// sd_card_top
module sd_card_top
#(
	parameter  SPI_LOW_SPEED_DIV = 248,          
	parameter  SPI_HIGH_SPEED_DIV = 0            
)
(
	input            clk,
	input            rst,
	output           SD_nCS,                     
	output           SD_DCLK,                    
	output           SD_MOSI,                    
	input            SD_MISO,                    
	output           sd_init_done,               
	input            sd_sec_read,                
	input[31:0]      sd_sec_read_addr,           
	output[7:0]      sd_sec_read_data,           
	output           sd_sec_read_data_valid,     
	output           sd_sec_read_end,            
	input            sd_sec_write,               
	input[31:0]      sd_sec_write_addr,          
	input[7:0]       sd_sec_write_data,          
	output           sd_sec_write_data_req,      
	output           sd_sec_write_end            
);
export LEC_CHECK = 0
export ABC_AREA = 0
export CAP_MARGIN = 40
export CELL_PAD_IN_SITES_GLOBAL_PLACEMENT = 1
export CORE_ASPECT_RATIO = 1.35
export CORE_MARGIN = 2
export CORE_UTILIZATION = 39
export CTS_CLUSTER_DIAMETER = 40
export CTS_CLUSTER_SIZE = 16
export GPL_TIMING_DRIVEN = 0
export HOLD_SLACK_MARGIN = 0.11
export MAX_ROUTING_LAYER = met4
export PLACE_DENSITY_LB_ADDON = 0.09
export SETUP_SLACK_MARGIN = 0.01
export SLEW_MARGIN = 0
export TNS_END_PERCENT = 25
create_clock -name core_clock -period 4.31 [get_ports {clk}]
run.sh (not shown) runs the stock make flow with config.mk's settings and CLKGATE_MAP_FILE=.
Edit:
--- a/flow/config.mk
+++ b/flow/config.mk
@@ -8,15 +8,18 @@
 export ABC_AREA = 0
 export CAP_MARGIN = 40
+export CELL_PAD_IN_SITES_DETAIL_PLACEMENT = 1
 export CELL_PAD_IN_SITES_GLOBAL_PLACEMENT = 1
 export CORE_ASPECT_RATIO = 1.35
 export CORE_MARGIN = 2
-export CORE_UTILIZATION = 39
-export CTS_CLUSTER_DIAMETER = 40
+export CORE_UTILIZATION = 44
+export CTS_CLUSTER_DIAMETER = 274
 export CTS_CLUSTER_SIZE = 16
+export GPL_ROUTABILITY_DRIVEN = 0
 export GPL_TIMING_DRIVEN = 0
 export HOLD_SLACK_MARGIN = 0.11
 export MAX_ROUTING_LAYER = met4
+export MIN_ROUTING_LAYER = met2
 export PLACE_DENSITY_LB_ADDON = 0.09
 export SETUP_SLACK_MARGIN = 0.01
 export SLEW_MARGIN = 0
-export TNS_END_PERCENT = 25
+export TNS_END_PERCENT = 55
=> The changed run went through all stages and came out clean; via count goes up by 42%; setup slack degrades by 0.12 ns; wire length goes up by 8.5%; first-iteration DRC count goes up to 4.0 times its value; power goes down by 21%; non-clock buffer count goes up by 1; sequential power is about the same; design area goes down by 4.6%; register-to-register slack degrades by 0.12 ns; maximum frequency goes down by 3.7%; combinational power stays flat.
Edit:
==> flow/config.mk (replaced) <==
export PLATFORM = sky130hd
export DESIGN_NAME = sd_card_top
export DESIGN_NICKNAME = sd_card_top
export VERILOG_FILES = /design/flow/design.v
export SDC_FILE = /design/flow/constraint.sdc
export NUM_CORES = 4
export LEC_CHECK = 0
export ABC_AREA = 0
export CAP_MARGIN = 20
export CELL_PAD_IN_SITES_GLOBAL_PLACEMENT = 1
export CORE_ASPECT_RATIO = 1.35
export CORE_MARGIN = 2
export CORE_UTILIZATION = 39
export CTS_CLUSTER_SIZE = 14
export PLACE_DENSITY_LB_ADDON = 0.18
export SLEW_MARGIN = 30
export TNS_END_PERCENT = 25
==> flow/constraint.sdc (replaced) <==
create_clock -name core_clock -period 4.28 [get_ports {clk}]
set_input_delay 0.8560 -clock core_clock [delete_from_list [all_inputs] [get_ports {clk}]]
set_output_delay 0.8560 -clock core_clock [all_outputs]
set_load 0.01 [all_outputs]
The new run finished with timing, DRC and antenna clean.
Total power goes up by 11%.
Die size goes up by 12%.
Routed wire length goes down by 13%.
Global-route usage goes down by 19 points.
Clock power goes up by 25%.
Edit:
==> flow/config.mk (replaced) <==
export PLATFORM = sky130hd
export DESIGN_NAME = sd_card_top
export DESIGN_NICKNAME = sd_card_top
export VERILOG_FILES = /design/flow/design.v
export SDC_FILE = /design/flow/constraint.sdc
export NUM_CORES = 4
export LEC_CHECK = 0
export CAP_MARGIN = 20
export CORE_MARGIN = 2
export CORE_UTILIZATION = 40
export SLEW_MARGIN = 20
==> flow/constraint.sdc (replaced) <==
create_clock -name core_clock -period 5.0 [get_ports {clk}]
set_input_delay 1.0000 -clock core_clock [delete_from_list [all_inputs] [get_ports {clk}]]
set_output_delay 1.0000 -clock core_clock [all_outputs]
set_load 0.01 [all_outputs]
The new run completed with no timing, DRC or antenna violations; final area climbs by about 0.33%; die size drops by about 2.5%; maximum frequency drops by about 6%; utilization climbs by 2.2 points; synthesized area stays the same; worst setup slack gains 0.50 ns; via count climbs by 0.89%; routed wire length drops by about 6%; clock power drops by about 8%; first-iteration DRC count climbs by about 34%.

---

Setup of build 2:
sd_card_top again, from the RTL that the note above started with.
clock: 6.01 ns
lec_check: 0
abc_area: 0
cap_margin: 20
cell_pad_in_sites_detail_placement: 2
cell_pad_in_sites_global_placement: 2
core_margin: 4
core_utilization: 57
cts_cluster_size: 71
gpl_routability_driven: 0
max_routing_layer: met5
min_routing_layer: met2
setup_slack_margin: 1.52
slew_margin: 20
tns_end_percent: 20
Build 2 did not finish; the tool stopped in global placement without I/O with error GPL-0301.
Relative to build 2, the following input files were edited for build 91:
Settings: a deleted TNS_END_PERCENT that had been 20; a deleted ABC_AREA that had been 0; a deleted GPL_ROUTABILITY_DRIVEN that had been 0; a deleted MIN_ROUTING_LAYER that had been met2; a deleted CELL_PAD_IN_SITES_DETAIL_PLACEMENT that had been 2; a deleted CELL_PAD_IN_SITES_GLOBAL_PLACEMENT that had been 2; a change of CORE_MARGIN from 4 to 2; a deleted SETUP_SLACK_MARGIN that had been 1.52; a change of CORE_UTILIZATION from 57 to 48; a deleted MAX_ROUTING_LAYER that had been met5; a deleted CTS_CLUSTER_SIZE that had been 71; a change of the clock period (ns, I/O delays scaled along) from 6.01 to 3.58.
--- outcome ---
Reported for build 2 and build 91, area after synthesis turned out identical to the last digit.
From build 2 to build 91 the numbers moved as follows: floorplan die height went up by about 5.6%; area of the core region went up by about 19%; floorplan utilization went down by 9.1 points.
The remaining runs in build 2 and build 91 completed every stage, whereas build 2 halted early.
Relative to build 91, the following input files were edited for build 58:
Settings: CAP_MARGIN now 5, was 20; CTS_CLUSTER_SIZE now 14, previously not set; CORE_UTILIZATION now 70, was 48; the clock period (ns, I/O delays scaled along) now 2.22, was 3.58.
Results
[build 58] flow finished | final checks: failed | reasons: negative setup slack
On total non-filler cell area in the finished layout, the higher figure sits with build 58, not build 91.
Going from build 91 to build 58, the power consumed by sequential cells was found to have gone up by about 60%.
Measured against build 58, the combinational power of build 91 comes out at 0.57 times the reference value.
Re minimum setup slack in the final design: build 58 and build 91 aren't equal, and the higher value belongs to build 91.
--- input diff build 58..build 32 ---
Settings: SETUP_SLACK_MARGIN: unset -> 0.38; CTS_CLUSTER_SIZE: 14 -> unset; CORE_UTILIZATION: 70 -> 40; CAP_MARGIN: 5 -> 20; the clock period (ns, I/O delays scaled along): 2.22 -> 3.58.
--- outcome ---
Build 32 | status: complete | timing, DRC, antenna: pass
STATUS run=build 58 STAGES=ALL_DONE FINAL_CHECKS=FAILED CAUSE=negative setup slack
Cmp build 58 and build 32 / starting utilization of the core area / lower: build 32
Compare build 58 and build 32 | area added between synthesis and finish higher: build 58
Sort build 58 and build 32 by width of the die asc -> top: build 58
Comparing endpoint required time on the critical path for build 58 and build 32, the bigger number came from build 32.
Higher proportion of power drawn by flip-flops and latches among build 58 and build 32: build 58
Global-route usage ended up 24 points lower on build 32 than on build 58.
Build 58 → build 32: worst setup slack increased 0.85 ns; count of clock-buffer cells in the layout increased about 14%; number of gates given a new drive strength after cts decreased 1; register area essentially unchanged; post-CTS repair timing setup buffer count decreased 1.

---

Starting RTL as in the previous note.
// sd_card_top
module sd_card_top
#(
	parameter  SPI_LOW_SPEED_DIV = 248,          
	parameter  SPI_HIGH_SPEED_DIV = 0            
)
(
	input            clk,
	input            rst,
	output           SD_nCS,                     
	output           SD_DCLK,                    
	output           SD_MOSI,                    
	input            SD_MISO,                    
	output           sd_init_done,               
	input            sd_sec_read,                
	input[31:0]      sd_sec_read_addr,           
	output[7:0]      sd_sec_read_data,           
	output           sd_sec_read_data_valid,     
	output           sd_sec_read_end,            
	input            sd_sec_write,               
	input[31:0]      sd_sec_write_addr,          
	input[7:0]       sd_sec_write_data,          
	output           sd_sec_write_data_req,      
	output           sd_sec_write_end            
);
Settings: LEC_CHECK=0, ABC_AREA=0, CAP_MARGIN=5, CELL_PAD_IN_SITES_GLOBAL_PLACEMENT=0, CORE_ASPECT_RATIO=1.35, CORE_MARGIN=2, CORE_UTILIZATION=72, CTS_CLUSTER_SIZE=14, PLACE_DENSITY=0.68, SETUP_SLACK_MARGIN=0.48, SLEW_MARGIN=30, TNS_END_PERCENT=25; clock period 6.2 ns.
Rerun with:
CAP_MARGIN = 20   (was 5)
PLACE_DENSITY = 0.35   (was 0.68)
SETUP_SLACK_MARGIN = -0.19   (was 0.48)
TNS_END_PERCENT = 95   (was 25)
clock period = 2.21 ns   (was 6.2 ns; I/O delays follow)
Effect:
- This time the run completed, yet does not pass: negative setup slack
- total power goes up to 2.8 times its value
- hold slack got worse by 0.19 ns
- synthesized area is unchanged
- non-clock buffer count came out higher by 81
- cell area came out higher by about 6%
- register-to-register slack loses 2.8 ns
- cell count rose by 6.6%
- clock skew hardly moves
- routed wire length grows by 14%
- core utilization went up by 4.9 points
Rerun with:
ABC_AREA = not set   (was 0)
CELL_PAD_IN_SITES_GLOBAL_PLACEMENT = not set   (was 0)
CORE_ASPECT_RATIO = not set   (was 1.35)
CORE_UTILIZATION = 40   (was 72)
CTS_CLUSTER_SIZE = not set   (was 14)
PLACE_DENSITY = not set   (was 0.35)
SETUP_SLACK_MARGIN = not set   (was -0.19)
SLEW_MARGIN = 20   (was 30)
TNS_END_PERCENT = not set   (was 95)
clock period = 3.58 ns   (was 2.21 ns; I/O delays follow)
What happened: The changed run produced a clean layout; first-iteration DRC count fell by 25%; via count fell by 14%; routed wire length fell by 16%; clock skew rose by 0.0065 ns; count of clock-buffer cells in the layout does not change; worst hold slack is better by 0.19 ns; setup slack is better by 0.55 ns; sequential power fell by 38%; clock power fell by 17%.

---

Setup of run 1:
Starting RTL as in the previous note.
Settings: LEC_CHECK=0, ABC_AREA=0, CAP_MARGIN=20, CORE_MARGIN=2, CORE_UTILIZATION=72, CTS_CLUSTER_DIAMETER=356, CTS_CLUSTER_SIZE=32, HOLD_SLACK_MARGIN=-0.08, PLACE_DENSITY=0.44, SETUP_SLACK_MARGIN=0.3, SLEW_MARGIN=20; clock period 2.09 ns.
The log for run 1 ends in 5_1_grt with error DPL-0038, so the run never completed.
Setup changes, run 1 to run 2
Settings: removing CTS_CLUSTER_DIAMETER (formerly 356); removing HOLD_SLACK_MARGIN (formerly -0.08); removing SETUP_SLACK_MARGIN (formerly 0.3); removing ABC_AREA (formerly 0); changing CORE_UTILIZATION from 72 to 66; changing CTS_CLUSTER_SIZE from 32 to 15; removing PLACE_DENSITY (formerly 0.44); changing the clock period (ns, I/O delays scaled along) from 2.09 to 2.24.
### Flow results
- Between run 2 and run 1, the count of library flops with an enable pin figures differ only marginally.
- In the metrics for run 2 and run 1, the one carrying the higher total instance count after detailed placement is run 1.
- Total cell area reported by yosys after synthesis: run 1 vs run 2 identical
- XOR/XNOR share of the synthesized area: run 2 vs run 1 identical
- Nothing crashed in run 2 and all stages finished; the problem is that the final layout failed, the offending checks being negative setup slack.
- Summary of run 2 over run 1: weighted congestion reported at the end of routability-driven placement has remained practically unchanged, die width saw an increase, die size has increased, standard cell core area climbed about 9%, area after synthesis flat.
- Sort run 2 and run 1 by post-cts repair resize count, ascending, and run 2 comes first.
Input changes introduced in run 3 (baseline for comparison: run 2):
Settings: swapping 15 for 95 in CTS_CLUSTER_SIZE; swapping 66 for 60 in CORE_UTILIZATION; swapping 2.24 for 4.08 in the clock period (ns, I/O delays scaled along).
Notes after the runs:
Run 2 and run 3: one clean run, run 3; the rest did not finish clean.
Run 2: flow complete, layout not clean; failing: negative setup slack
Slack of the critical path (higher): run 3
Of the two candidates, run 2 has the better die area and run 3 the worse one.
As far as stage delay of the slowest cell on the critical path is concerned, run 2 and run 3 perform about the same.
Compared with run 2, in run 3 per-cell via count in the routed design down 5.0%, source-to-sink clock delay at the later pin of the worst-skew pair flat.
Group with the largest share of power: registers -> run 3, the clock network -> run 2
#### Input delta (run 4 over run 3)
Settings: CAP_MARGIN changed from 20 to 30; CELL_PAD_IN_SITES_DETAIL_PLACEMENT newly set to 1; CORE_UTILIZATION changed from 60 to 40; CTS_CLUSTER_SIZE removed (was 95); the clock period (ns, I/O delays scaled along) changed from 4.08 to 3.35.
==> comparison <==
Every run (run 3 and run 4) finished clean.
Between run 3 and run 4, the flow reports power increasing by more than a quarter.
Summary — clock-buffer cell count, run 4 relative to run 3: higher, by about 15%.
More vias were needed by run 4 than by run 3.
In the reports for run 3 and run 4, the smaller wire length of the first global-routing pass belongs to run 3.
[compare] base=run 3 new=run 4: maximum clock rate rose 11%, post-route core utilization fell 22 points, final setup slack of the worst path fell 0.41 ns, number of non-filler instances in the completed layout rose 129, switching portion of total power about even.
Comparing run 3 and run 4, sequential cell area share is higher on run 3.
Floorplan-stage core utilization, run 3 and run 4: lower on run 4
Input changes introduced in run 5 (baseline for comparison: run 4):
Settings: a change of CORE_UTILIZATION from 40 to 69; an added SETUP_SLACK_MARGIN of 0.14; a change of CAP_MARGIN from 30 to 20; an added ABC_AREA of 1; a deleted CELL_PAD_IN_SITES_DETAIL_PLACEMENT that had been 1; an added PLACE_DENSITY of 0.39; a change of the clock period (ns, I/O delays scaled along) from 3.35 to 1.99.
Results
Worst-case reg-to-reg path depth on run 5 is up relative to run 4.
Nothing crashed in run 5 and all stages finished; the problem is that the final layout failed, the offending checks being negative setup slack.
Run 5 vs. run 4: post-detailed-routing wire length climbed 7.1 mm; first-pass GRT wire length has remained practically unchanged.

---

sd_card_top again, from the RTL that the note above started with.
Design sd_card_top, start of the top module:
module sd_card_top
#(
	parameter  SPI_LOW_SPEED_DIV = 248,          
	parameter  SPI_HIGH_SPEED_DIV = 0            
)
(
	input            clk,
	input            rst,
	output           SD_nCS,                     
	output           SD_DCLK,                    
	output           SD_MOSI,                    
	input            SD_MISO,                    
	output           sd_init_done,               
	input            sd_sec_read,                
	input[31:0]      sd_sec_read_addr,           
	output[7:0]      sd_sec_read_data,           
	output           sd_sec_read_data_valid,     
	output           sd_sec_read_end,            
	input            sd_sec_write,               
	input[31:0]      sd_sec_write_addr,          
	input[7:0]       sd_sec_write_data,          
	output           sd_sec_write_data_req,      
	output           sd_sec_write_end            
);
wire[15:0]           spi_clk_div;                
wire                 cmd_req;                    
  ...
make LEC_CHECK=0 ABC_AREA=1 CAP_MARGIN=20 CORE_MARGIN=2 CORE_UTILIZATION=70 CTS_CLUSTER_DIAMETER=205 CTS_CLUSTER_SIZE=15 PLACE_DENSITY=0.82 SETUP_SLACK_MARGIN=-0.2 SLEW_MARGIN=20 finish   # period 1.99 ns
The baseline finished but fails on negative setup slack.
==> next run, changes <==
Settings changed: ABC_AREA 1 to default, CORE_UTILIZATION 70 to 16, CTS_CLUSTER_DIAMETER 205 to default, CTS_CLUSTER_SIZE 15 to default, PLACE_DENSITY 0.82 to default, SETUP_SLACK_MARGIN -0.2 to default.
Clock period 1.99 ns to 5.65 ns, I/O delays scaled along.
Now the flow completed without violations.
Core utilization falls by 65 points.
Cell area rises by 3.6%.
Total power falls by 63%.
Routed wire length rises by 2.2%.
Via count falls by 13%.
Global-route usage falls by 26 points.
First-iteration DRC count falls by 37%.
==> next run, changes <==
Settings changed: CORE_UTILIZATION 16 to 64, SETUP_SLACK_MARGIN from default to 0.83.
Clock period 5.65 ns to 3.4 ns, I/O delays scaled along.
Die size goes down by well over a third.
Via count goes up by a few percent.
Total power goes up by well over a third.
Clock power goes up by well over a third.
Routed wire length goes down by a little under a tenth.
Worst setup slack degrades by 1.1 ns.
Cell count goes down by a quarter to a third.
Flip-flop count is unchanged.
==> next run, changes <==
Settings changed: CORE_UTILIZATION 64 to 40, SETUP_SLACK_MARGIN 0.83 to default.
Clock period 3.4 ns to 3.79 ns, I/O delays scaled along.
The changed run finished with timing, DRC and antenna clean.
Total power is lower by 13%.
Final area stays flat.
Maximum frequency is lower by 21%.
Setup slack degrades by 0.27 ns.
Die area is higher by 58%.
Utilization is lower by 30 points.
Clock power is lower by 15%.
Sequential power is lower by 10%.
Power figures rest on the tool's default switching activity, not on a simulated workload.
